==> run a: inputs <==
==> flow/design.v (excerpt) <==
module sig_altmult_add
(
	input signed [15:0] dataa, datab, datac, datad,
	input 		clock, aclr,
	output reg 	[32:0] result
);
export LEC_CHECK = 0
export CAP_MARGIN = 20
export CELL_PAD_IN_SITES_GLOBAL_PLACEMENT = 0
export CORE_ASPECT_RATIO = 0.77
export CORE_MARGIN = 9
export CORE_UTILIZATION = 40
export GPL_TIMING_DRIVEN = 0
export MAX_ROUTING_LAYER = met4
export PLACE_DENSITY_LB_ADDON = 0.2
export SETUP_SLACK_MARGIN = 3.05
export SLEW_MARGIN = 10
create_clock -name core_clock -period 11.5 [get_ports {clock}]
run.sh (not shown) runs the stock make flow with config.mk's settings and CLKGATE_MAP_FILE=.
==> inputs of run b, as changes to run a <==
Settings changed: CELL_PAD_IN_SITES_GLOBAL_PLACEMENT 0 to unset, CORE_ASPECT_RATIO 0.77 to unset, CORE_MARGIN 9 to 2, GPL_TIMING_DRIVEN 0 to unset, MAX_ROUTING_LAYER met4 to unset, PLACE_DENSITY_LB_ADDON 0.2 to unset, SETUP_SLACK_MARGIN 3.05 to unset, SLEW_MARGIN 10 to 20.
==> flow/constraint.sdc (replaced) <==
create_clock -name core_clock -period 7.0 [get_ports {clock}]
set_input_delay 1.4000 -clock core_clock [delete_from_list [all_inputs] [get_ports {clock}]]
set_output_delay 1.4000 -clock core_clock [all_outputs]
set_load 0.01 [all_outputs]
==> results <==
quantity                                                              run b                       run a
Worst stage delay on the critical path                              0.80 ns                     0.68 ns
Chip Area                                                        65900 um^2                  73300 um^2
Final instance area                                              28100 um^2                  28200 um^2
Non-Clock Buffer Count                                                  123                         175
Routed length on met1                                               23.8 mm                     30.7 mm
Global-route met1 utilization                                         0.241                       0.272
Part of the cycle the worst path needs                                0.953                       0.641
Met2 wire length                                                    29.1 mm                     28.2 mm
Number of inserted diodes                                                 0                           1
Per-cell via count in the routed design                                4.95                        5.01
Result of the run                          no timing/DRC/antenna violations  no timing/DRC/antenna violations
Cell Count Post-Placement                                              3489                        3515
Logic depth of the worst path, buffers included                          21                          20
Routability cong.                                                     0.877                       0.929
Post-route insts no fill                                               3521                        3548
M2 GR Usage                                                           0.327                       0.282
Timing endpoint of the critical path             mult0_result[29]$_DFF_PP0_  mult0_result[28]$_DFF_PP0_
Fmax                                                                150 MHz                     136 MHz
Area Overhead vs Synth                                                9.93%                       10.3%
Number of tap instances                                                 846                         820
Buffering overhead                                                   0.0416                      0.0463

---

==> inputs of v1 <==
==> flow/design.v <==
module sig_altmult_add
(
	input signed [15:0] dataa, datab, datac, datad,
	input 		clock, aclr,
	output reg 	[32:0] result
);
	reg signed	[15:0] dataa_reg, datab_reg, datac_reg, datad_reg;
	reg signed	[31:0] mult0_result, mult1_result;
	always @ (posedge clock or posedge aclr) begin
    	if (aclr) begin
			dataa_reg <= {16{1'b0}};
			datab_reg <= {16{1'b0}};
			datac_reg <= {16{1'b0}};
			datad_reg <= {16{1'b0}};
			mult0_result <= {32{1'b0}};
			mult1_result <= {32{1'b0}};
			result <= {33{1'b0}};
		end
		else begin
			dataa_reg <= dataa;
			datab_reg <= datab;
			datac_reg <= datac;
			datad_reg <= datad;
			mult0_result <= dataa_reg * datab_reg;
			mult1_result <= datac_reg * datad_reg;
			result <= mult0_result + mult1_result;
		end
	end
endmodule
==> flow/run.sh <==
#!/bin/bash
# the make line also repeats each setting of config.mk as NAME=value (left out here)
make -C /OpenROAD-flow-scripts/flow DESIGN_CONFIG=/design/flow/config.mk WORK_HOME=/design/flow/orfs CLKGATE_MAP_FILE= finish
==> flow/config.mk <==
export PLATFORM = sky130hd
export DESIGN_NAME = sig_altmult_add
export DESIGN_NICKNAME = sig_altmult_add
export VERILOG_FILES = /design/flow/design.v
export SDC_FILE = /design/flow/constraint.sdc
export NUM_CORES = 4
export LEC_CHECK = 0
export ABC_AREA = 1
export CAP_MARGIN = 10
export CELL_PAD_IN_SITES_DETAIL_PLACEMENT = 2
export CELL_PAD_IN_SITES_GLOBAL_PLACEMENT = 3
export CORE_MARGIN = 5
export CORE_UTILIZATION = 47
export CTS_CLUSTER_DIAMETER = 60
export GPL_ROUTABILITY_DRIVEN = 1
export GPL_TIMING_DRIVEN = 0
export HOLD_SLACK_MARGIN = 0.15
export MAX_ROUTING_LAYER = met4
export MIN_ROUTING_LAYER = met1
export PLACE_DENSITY_LB_ADDON = 0.19
export SETUP_SLACK_MARGIN = 0.72
export SLEW_MARGIN = 20
==> flow/constraint.sdc <==
create_clock -name core_clock -period 3.95 [get_ports {clock}]
set_input_delay 0.7900 -clock core_clock [delete_from_list [all_inputs] [get_ports {clock}]]
set_output_delay 0.7900 -clock core_clock [all_outputs]
set_load 0.01 [all_outputs]
==> inputs of v23, as changes to v1 <==
CAP_MARGIN = 20   (was 10)
CELL_PAD_IN_SITES_DETAIL_PLACEMENT = unset   (was 2)
CELL_PAD_IN_SITES_GLOBAL_PLACEMENT = unset   (was 3)
CORE_MARGIN = 2   (was 5)
CORE_UTILIZATION = 72   (was 47)
CTS_CLUSTER_DIAMETER = 371   (was 60)
CTS_CLUSTER_SIZE = 98   (was unset)
GPL_ROUTABILITY_DRIVEN = unset   (was 1)
GPL_TIMING_DRIVEN = unset   (was 0)
HOLD_SLACK_MARGIN = unset   (was 0.15)
MAX_ROUTING_LAYER = unset   (was met4)
MIN_ROUTING_LAYER = unset   (was met1)
PLACE_DENSITY_LB_ADDON = unset   (was 0.19)
SETUP_SLACK_MARGIN = unset   (was 0.72)
==> flow/constraint.sdc (replaced) <==
create_clock -name core_clock -period 7.29 [get_ports {clock}]
set_input_delay 1.4580 -clock core_clock [delete_from_list [all_inputs] [get_ports {clock}]]
set_output_delay 1.4580 -clock core_clock [all_outputs]
set_load 0.01 [all_outputs]
==> results <==
- Between v1 and v23, the lower die size is in v23 (gap about 60%, measured against v23).
- In area after synthesis, v23 and v1 do not differ.
- Synthesized cell count is the same in v23 and v1.
- v1 aborted during global placement without I/O (3_1_place_gp_skip_io). v23 finished clean.

---

==> run H <==
Starts from the design.v that is shown in full above.
==> flow/config.mk <==
export PLATFORM = sky130hd
export DESIGN_NAME = sig_altmult_add
export DESIGN_NICKNAME = sig_altmult_add
export VERILOG_FILES = /design/flow/design.v
export SDC_FILE = /design/flow/constraint.sdc
export NUM_CORES = 4
export LEC_CHECK = 0
export CAP_MARGIN = 20
export CORE_ASPECT_RATIO = 0.95
export CORE_MARGIN = 2
export CORE_UTILIZATION = 65
export CTS_CLUSTER_DIAMETER = 229
export CTS_CLUSTER_SIZE = 100
export GPL_ROUTABILITY_DRIVEN = 0
export HOLD_SLACK_MARGIN = 0.16
export SLEW_MARGIN = 20
export TNS_END_PERCENT = 35
==> flow/constraint.sdc <==
create_clock -name core_clock -period 7.0 [get_ports {clock}]
set_input_delay 1.4000 -clock core_clock [delete_from_list [all_inputs] [get_ports {clock}]]
set_output_delay 1.4000 -clock core_clock [all_outputs]
set_load 0.01 [all_outputs]
==> inputs of run G, as changes to run H <==
- CORE_ASPECT_RATIO: 0.95 -> 1.74
- CORE_UTILIZATION: 65 -> 45
- CTS_CLUSTER_DIAMETER: 229 -> 140
- GPL_ROUTABILITY_DRIVEN: 0 -> unset
- HOLD_SLACK_MARGIN: 0.16 -> -0.08
- TNS_END_PERCENT: 35 -> unset
==> comparison table <==
Result of the run: run G complete, no violations; run H complete, no violations
Slew at the pin with the worst max-slew slack: run G 0.944 ns; run H 0.753 ns
Clock latency on the worst-skew pair: run G 0.47 ns; run H 0.46 ns
Tap cell count: run G 760; run H 504
Std-Cell Core Area: run G 56300 um2; run H 38600 um2
Final cell utilization of the core: run G 0.498; run H 0.717
Placement Setup Slack: run G 0.322 ns; run H 0.213 ns
ANT cells: run G 1; run H 0
Combinational share of cell area: run G 0.674; run H 0.682
Area after detailed placement: run G 27400 um2; run H 27000 um2
Endpoint of the worst-slack reg-to-reg timing path: run G mult0_result[31]; run H mult1_result[31]
Total via count after detailed routing: run G 17292; run H 17502
Die width: run G 185 um; run H 207 um
Half-perimeter wire length of the detailed placement result: run G 50000 um; run H 44100 um
Number of nets in the finished design: run G 3450; run H 3447
M2 GR Usage: run G 0.415; run H 0.480
Clock tree buffer count of the final layout: run G 17; run H 18
Vias per cell: run G 5.03; run H 5.51
F_max: run G 150 MHz; run H 151 MHz
Cells on worst reg2reg path: run G 22; run H 19
Portion of the layout cell area used by clock cells: run G 0.0227; run H 0.0245
Number of standard-cell rows in the floorplan: run G 115; run H 70
Critical R2R Launch: run G dataa_reg[7]; run H datad_reg[2]

---

==> quartz <==
Starts from the design.v that is shown in full above.
make LEC_CHECK=0 ABC_AREA=1 CAP_MARGIN=10 CELL_PAD_IN_SITES_DETAIL_PLACEMENT=0 CORE_MARGIN=2 CORE_UTILIZATION=38 CTS_CLUSTER_DIAMETER=266 CTS_CLUSTER_SIZE=100 GPL_ROUTABILITY_DRIVEN=0 MAX_ROUTING_LAYER=met5 MIN_ROUTING_LAYER=met1 PLACE_DENSITY_LB_ADDON=0.3 SETUP_SLACK_MARGIN=-0.52 SLEW_MARGIN=20 TNS_END_PERCENT=10 finish   # period 5.24 ns
==> inputs of fjord, as changes to quartz <==
==> flow/config.mk (replaced) <==
export PLATFORM = sky130hd
export DESIGN_NAME = sig_altmult_add
export DESIGN_NICKNAME = sig_altmult_add
export VERILOG_FILES = /design/flow/design.v
export SDC_FILE = /design/flow/constraint.sdc
export NUM_CORES = 4
export LEC_CHECK = 0
export CAP_MARGIN = 20
export CORE_MARGIN = 2
export CORE_UTILIZATION = 59
export SLEW_MARGIN = 20
==> flow/constraint.sdc (replaced) <==
create_clock -name core_clock -period 4.63 [get_ports {clock}]
set_input_delay 0.9260 -clock core_clock [delete_from_list [all_inputs] [get_ports {clock}]]
set_output_delay 0.9260 -clock core_clock [all_outputs]
set_load 0.01 [all_outputs]
==> ci_impl_report.md <==
### Metrics collected by this job

| Metric | Value |
|---|---|
| Failed Checks | negative setup slack |
| Endpoints failing setup | between 40 and 50 |
| Largest net degree at the start of global routing | approximately 110 |
| Final worst slack | -1330 ps |
| FA/HA/MAJ Cells, Area Fraction | a little over 50% |
| Status | finished with violations |
# the run above: fjord

==> ci_impl_report.md <==
### Metrics collected by this job

| Metric | Value |
|---|---|
| Hold WS | ~500 ps |
| Endpoints failing setup | 36 |
| Failed Checks | negative setup slack |
| Final worst slack | -281 ps |
| FA/HA/MAJ Cells, Area Fraction | roughly 46% |
| Status | finished with violations |
| Largest net degree at the start of global routing | 57 |
# the run above: quartz


---

==> yarrow <==
Starts from the design.v that is shown in full above.
Settings: LEC_CHECK=0, ABC_AREA=1, CAP_MARGIN=10, CELL_PAD_IN_SITES_DETAIL_PLACEMENT=2, CELL_PAD_IN_SITES_GLOBAL_PLACEMENT=3, CORE_MARGIN=5, CORE_UTILIZATION=47, CTS_CLUSTER_DIAMETER=60, GPL_ROUTABILITY_DRIVEN=1, GPL_TIMING_DRIVEN=0, HOLD_SLACK_MARGIN=0.15, MAX_ROUTING_LAYER=met5, MIN_ROUTING_LAYER=met2, PLACE_DENSITY_LB_ADDON=0.19, SETUP_SLACK_MARGIN=0.72, SLEW_MARGIN=20; clock period 3.95 ns.
==> inputs of juniper, as changes to yarrow <==
- ABC_AREA: 1 -> not set
- CTS_CLUSTER_DIAMETER: 60 -> 46
- GPL_TIMING_DRIVEN: 0 -> 1
- MAX_ROUTING_LAYER: met5 -> met4
- PLACE_DENSITY: not set -> 0.52
- PLACE_DENSITY_LB_ADDON: 0.19 -> not set
==> flow/constraint.sdc (replaced) <==
create_clock -name core_clock -period 5.24 [get_ports {clock}]
set_input_delay 1.0480 -clock core_clock [delete_from_list [all_inputs] [get_ports {clock}]]
set_output_delay 1.0480 -clock core_clock [all_outputs]
set_load 0.01 [all_outputs]
==> GITHUB_STEP_SUMMARY <==
### Metrics collected by this job

| Metric | Value |
|---|---|
| Post-synth top cells | 1070 x inv_1, 1013 x nand2_1, 525 x fa_1 |
| Fp util | 0.476 |
| Die Span Y | 255 um |
| Netlist cell types | 31 |
| Core ar. | 59100 um^2 |
| XOR Share, Synth | 0.0168 |
| Top-area cell share | 0.374 |
| Status | stopped before the end |
| Synth top area cells | fa_1 37%, dfrtp_1 14%, inv_1 14%, nand2_1 14%, ha_1 8.7% |
| Stop err | [ERROR FLW-0024] Place density exceeds 1.0 (current PLACE_DENSITY_LB_ADDON =  0.19). Please check if the value of  PLACE_DENSITY_LB_ADDON is between 0 and 0.99. |
| # Cells Yosys | 3599 |
| Seq share, synth | 0.143 |
| Mapped Cells | 3599 |
| Die width | 255 um |
| Chip area | 64900 um^2 |
| Site row count | 89 |
| Adder Share, Synth | 0.461 |
| Summed standard-cell area reported by yosys | 28100 um^2 |
| Aoi share | 0.0239 |
| Halt point of the flow | global placement without I/O (3_1_place_gp_skip_io) |
That was yarrow.
==> GITHUB_STEP_SUMMARY <==
### Metrics collected by this job

| Metric | Value |
|---|---|
| Site row count | 85 |
| Halt point of the flow | clock tree synthesis (4_1_cts) |
| Synth top area cells | fa_1 41%, dfrtp_1 16%, ha_1 9.6%, inv_1 9.1%, and2_1 6.0% |
| Netlist cell types | 71 |
| Stop err | [ERROR DPL-0033] detailed placement checks failed during check placement. |
| Die width | between 200 and 250 um |
| HPWL after DPL | about 85 mm |
| Adder Share, Synth | 0.508 |
| # Cells Yosys | 2596 |
| Aoi share | 0.0637 |
| Status | stopped before the end |
| Seq share, synth | 0.158 |
| Top-area cell share | 0.412 |
| Summed standard-cell area reported by yosys | 25500 um^2 |
| Mapped Cells | 2596 |
| XOR Share, Synth | 0.0305 |
| Fp util | 0.474 |
| Chip area | 59100 um^2 |
That was juniper.

---

==> inputs of v16 <==
RTL: the design.v shown in full above, as it stands there.
Settings: LEC_CHECK=0, ABC_AREA=1, CAP_MARGIN=20, CORE_MARGIN=2, CORE_UTILIZATION=72, CTS_CLUSTER_DIAMETER=213, PLACE_DENSITY_LB_ADDON=0.01, SLEW_MARGIN=20; clock period 5.14 ns.
==> v21: changes against v16 <==
- ABC_AREA: 1 -> unset
- CORE_UTILIZATION: 72 -> 66
- CTS_CLUSTER_DIAMETER: 213 -> unset
- PLACE_DENSITY_LB_ADDON: 0.01 -> unset
- SETUP_SLACK_MARGIN: unset -> 1.18
==> flow/constraint.sdc (replaced) <==
create_clock -name core_clock -period 5.18 [get_ports {clock}]
set_input_delay 1.0360 -clock core_clock [delete_from_list [all_inputs] [get_ports {clock}]]
set_output_delay 1.0360 -clock core_clock [all_outputs]
set_load 0.01 [all_outputs]
==> notes <==
- v16 failed in global routing (5_1_grt) on GRT-0232. v21 finished but failed the layout checks on negative setup slack.
- Die size: v16 is higher than v21 (about 1%).
- Of v21 and v16, v16 has the higher synthesized cell count (gap 28%, measured against v16).
- Between v16 and v21, the lower synthesized area is in v21 (gap about 10%, measured against v21).

---

==> cedar: inputs <==
// sig_altmult_add: RTL as listed in full above, without the edits since
clock: 7.29 ns
lec_check: 0
abc_area: 1
cap_margin: 20
core_margin: 2
core_utilization: 72
cts_cluster_diameter: 371
cts_cluster_size: 98
place_density: 0.39
setup_slack_margin: 1.6
slew_margin: 20
tns_end_percent: 10
==> inputs of ember, as changes to cedar <==
==> flow/config.mk (replaced) <==
export PLATFORM = sky130hd
export DESIGN_NAME = sig_altmult_add
export DESIGN_NICKNAME = sig_altmult_add
export VERILOG_FILES = /design/flow/design.v
export SDC_FILE = /design/flow/constraint.sdc
export NUM_CORES = 4
export LEC_CHECK = 0
export CAP_MARGIN = 20
export CORE_MARGIN = 2
export CORE_UTILIZATION = 40
export SLEW_MARGIN = 20
==> flow/constraint.sdc (replaced) <==
create_clock -name core_clock -period 6.78 [get_ports {clock}]
set_input_delay 1.3560 -clock core_clock [delete_from_list [all_inputs] [get_ports {clock}]]
set_output_delay 1.3560 -clock core_clock [all_outputs]
set_load 0.01 [all_outputs]
==> inputs of amber, as changes to cedar <==
==> flow/config.mk (replaced) <==
export PLATFORM = sky130hd
export DESIGN_NAME = sig_altmult_add
export DESIGN_NICKNAME = sig_altmult_add
export VERILOG_FILES = /design/flow/design.v
export SDC_FILE = /design/flow/constraint.sdc
export NUM_CORES = 4
export LEC_CHECK = 0
export ABC_AREA = 1
export CAP_MARGIN = 20
export CORE_MARGIN = 2
export CORE_UTILIZATION = 68
export CTS_CLUSTER_SIZE = 99
export SLEW_MARGIN = 20
export TNS_END_PERCENT = 5
==> flow/constraint.sdc (replaced) <==
create_clock -name core_clock -period 4.01 [get_ports {clock}]
set_input_delay 0.8020 -clock core_clock [delete_from_list [all_inputs] [get_ports {clock}]]
set_output_delay 0.8020 -clock core_clock [all_outputs]
set_load 0.01 [all_outputs]
==> comparison table <==
item	ember	amber	cedar
Worst reg2reg path depth	18	20	23
Top-area cell type share of the netlist area	41.17%	37.35%	37.35%
Final nets	3462	4758	4440
Die X	256.6 µm	207.4 µm	201.7 µm
Cell resize tally after clock tree synthesis	0	161	19
Logic share of the area	66.99%	60.90%	64.68%
Total placed instance area	0.02756 mm²	0.03270 mm²	0.02942 mm²
Chip area	0.06585 mm²	0.04302 mm²	0.04068 mm²
Ratio of routed vias to standard cells	4.924	5.861	5.718
Floorplan row count	92	74	72
Final Util	44.69%	85.51%	79.57%
Setup Total Neg Slack	0 ns	-65.12 ns	0 ns
Run status	complete, no violations	failed layout checks	complete, no violations
Violated checks	-	setup timing	-
Endpoint arrival time on the critical path	6.84 ns	6.08 ns	6.08 ns
Uppermost layer routed	met4	met5	met4
Worst slack after detailed placement	0.2869 ns	-1.538 ns	1.143 ns
Initial cell density of the core	40.47%	68.91%	72.81%
Skew-Pair Late Insertion Delay	0.49 ns	0.53 ns	0.51 ns
Setup Fix Bufs, Post-CTS	0	28	2
Unique masters post-synth	71	31	31
Number of warnings in the stage logs	26	32	34
Yosys xor share	3.054%	1.681%	1.681%
